Design CONV, start of the top module:
module CONV(
	input			clk,               
	input			reset,             
	output reg		busy,	            
	input			ready,	            
	output reg[11:0]	iaddr,            
	input signed[19:0]	idata,            
	output reg 	     cwr,              
	output reg[11:0] 	caddr_wr,         
	output reg[19:0] 	cdata_wr,         
	output reg	 crd,               
	output reg[11:0]	caddr_rd,         
	input	[19:0]		cdata_rd,         
	output reg[2:0] 	csel              
);
Settings: LEC_CHECK=0, CAP_MARGIN=5, CORE_ASPECT_RATIO=0.72, CORE_MARGIN=2, CORE_UTILIZATION=70, CTS_CLUSTER_SIZE=37, HOLD_SLACK_MARGIN=0.3, SETUP_SLACK_MARGIN=1.29, SLEW_MARGIN=20; clock period 4.43 ns.
run.sh (not shown) runs the stock make flow with config.mk's settings and CLKGATE_MAP_FILE=.
The starting point did not get past global routing (5_1_grt), error ODB-0269.
Change:
CAP_MARGIN = 20   (was 5)
CORE_ASPECT_RATIO = unset   (was 0.72)
CORE_UTILIZATION = 65   (was 70)
CTS_CLUSTER_SIZE = unset   (was 37)
HOLD_SLACK_MARGIN = unset   (was 0.3)
SETUP_SLACK_MARGIN = unset   (was 1.29)
clock period = 6.6 ns   (was 4.43 ns; I/O delays follow)
=>
- The new run ran to the end with violations: setup timing
- synthesized area does not change
- die area rises by 7.5%
- synthesized cell count stays the same
Change:
CORE_UTILIZATION = 72   (was 65)
SETUP_SLACK_MARGIN = 1.62   (was unset)
clock period = 5.58 ns   (was 6.6 ns; I/O delays follow)
After rerunning:
- Now the flow died in global routing (5_1_grt)
- die area is lower by roughly a tenth
- synthesized area does not change
- synthesized cell count does not change
Change:
CORE_UTILIZATION = 40   (was 72)
SETUP_SLACK_MARGIN = unset   (was 1.62)
clock period = 8.0 ns   (was 5.58 ns; I/O delays follow)
=>
- The new run completed without violations
- die size grows by 78%
- area after synthesis does not change
- synthesized cell count is unchanged
Change:
CORE_UTILIZATION = 35   (was 40)
CTS_CLUSTER_DIAMETER = 140   (was unset)
CTS_CLUSTER_SIZE = 52   (was unset)
PLACE_DENSITY = 0.4   (was unset)
Effect:
- clock skew climbs by 0.0081 ns
- setup slack degrades by 0.083 ns
Change:
ABC_AREA = 1   (was unset)
CAP_MARGIN = 10   (was 20)
CORE_UTILIZATION = 46   (was 35)
CTS_CLUSTER_DIAMETER = 219   (was 140)
CTS_CLUSTER_SIZE = 98   (was 52)
PLACE_DENSITY = unset   (was 0.4)
After rerunning: Cell area goes down slightly; register-to-register slack improves by 0.22 ns; core utilization grows by 11 points; routed wire length went down slightly; die area shrinks by about a fifth; clock-buffer cell count rose by 1; final cell count came out higher by roughly a tenth; global-route usage grows by 5.7 points.

========
## job 3191
CONV again, from the RTL that the note above started with.
clock: 7.31 ns
lec_check: 0
abc_area: 0
cap_margin: 5
core_aspect_ratio: 0.79
core_margin: 6
core_utilization: 52
cts_cluster_diameter: 354
gpl_routability_driven: 0
gpl_timing_driven: 0
hold_slack_margin: -0.01
max_routing_layer: met5
slew_margin: 20
Job 3191 -> stages 100% | layout checks FAIL | setup timing
#### Input delta (job 2971 over job 3191)
Settings: MAX_ROUTING_LAYER: met5 -> unset; HOLD_SLACK_MARGIN: -0.01 -> unset; CAP_MARGIN: 5 -> 40; CTS_CLUSTER_DIAMETER: 354 -> unset; CORE_UTILIZATION: 52 -> 16; CORE_ASPECT_RATIO: 0.79 -> unset; CORE_MARGIN: 6 -> 2; GPL_ROUTABILITY_DRIVEN: 0 -> unset; ABC_AREA: 0 -> 1; CTS_CLUSTER_SIZE: unset -> 48; the clock period (ns, I/O delays scaled along): 7.31 -> 8.0.
## What came out
- Job 2971 finished all stages; the layout is clean.
- Buffer count excluding the clock tree in the final layout came out lower on job 2971 than on job 3191.
- In the tables for job 3191 and job 2971, area fraction in and, or, nand and nor cells after synthesis reads lower with job 3191.
- Against job 3191, job 2971 comes in 210% higher on die area.
- Reported for job 3191 and job 2971, count of buffering cells on the critical path with inverters included turned out identical to the last digit.
Inputs modified between job 2971 and job 3510:
Settings: CTS_CLUSTER_SIZE removed (was 48); ABC_AREA removed (was 1); GPL_TIMING_DRIVEN removed (was 0); CORE_UTILIZATION changed from 16 to 65; CAP_MARGIN changed from 40 to 20; the clock period (ns, I/O delays scaled along) changed from 8.0 to 5.45.
Notes after the runs:
- Job 3510 -> stages 100% | layout checks FAIL | setup timing
- Setup WNS job 2971 -> job 3510: worse
- Compared with job 2971, job 3510 shows a minimum clock period that is 0.21 ns higher.
- Job 3510 against job 2971: area growth from synthesis to layout saw an increase.
- Of job 3510 and job 2971, the run reporting the lower hold slack was job 2971.
- When job 3510 is set beside job 2971, its core utilization turns out to be 62 points larger.
- Compared with job 2971, job 3510 shows a higher parity-gate share of the synthesized area counting xor and xnor cells.
- Delta (job 3510 minus job 2971): first-iteration DRC count moved up, number of clock sinks seen by CTS level.

========
Starting RTL as in the previous note.
make LEC_CHECK=0 CAP_MARGIN=5 CORE_MARGIN=2 CORE_UTILIZATION=70 CTS_CLUSTER_SIZE=37 HOLD_SLACK_MARGIN=-0.08 SLEW_MARGIN=20 finish   # period 6.62 ns
The starting point finished with setup timing left.
Edit:
Settings changed: CAP_MARGIN 5 to 20, CORE_UTILIZATION 70 to 68, CTS_CLUSTER_SIZE 37 to unset.
The changed run produced a layout that fails on setup timing.
Worst hold slack improves by 4.6 ps.
Register-to-register slack improves by 290 ps.
Worst setup slack improves by 290 ps.
Cell count rose by 1.5%.
Edit:
Settings changed: CORE_UTILIZATION 68 to 40, HOLD_SLACK_MARGIN -0.08 to unset.
Clock period 6.62 ns to 7.83 ns, I/O delays scaled along.
After rerunning:
- The changed run went through all stages and came out clean
- clock skew is about the same
- clock-buffer cell count falls by 1
- synthesized cell count does not change
- routed wire length shrinks by roughly a tenth
- cell area came out lower by a few percent
- via count drops by roughly a tenth
Edit:
Settings changed: CORE_UTILIZATION 40 to 70, SETUP_SLACK_MARGIN set to 1.66.
Clock period 7.83 ns to 5.58 ns, I/O delays scaled along.
Now the flow finished but failed the layout checks on setup timing.
Die size is lower by well over a third.
Maximum frequency is lower by roughly a tenth.
Worst setup slack gets worse by 3000 ps.
Global-route usage is higher by 22 points.
Clock-buffer cell count is higher by 2.
First-iteration DRC count is higher by well over a third.
Register-to-register slack gets worse by 3000 ps.
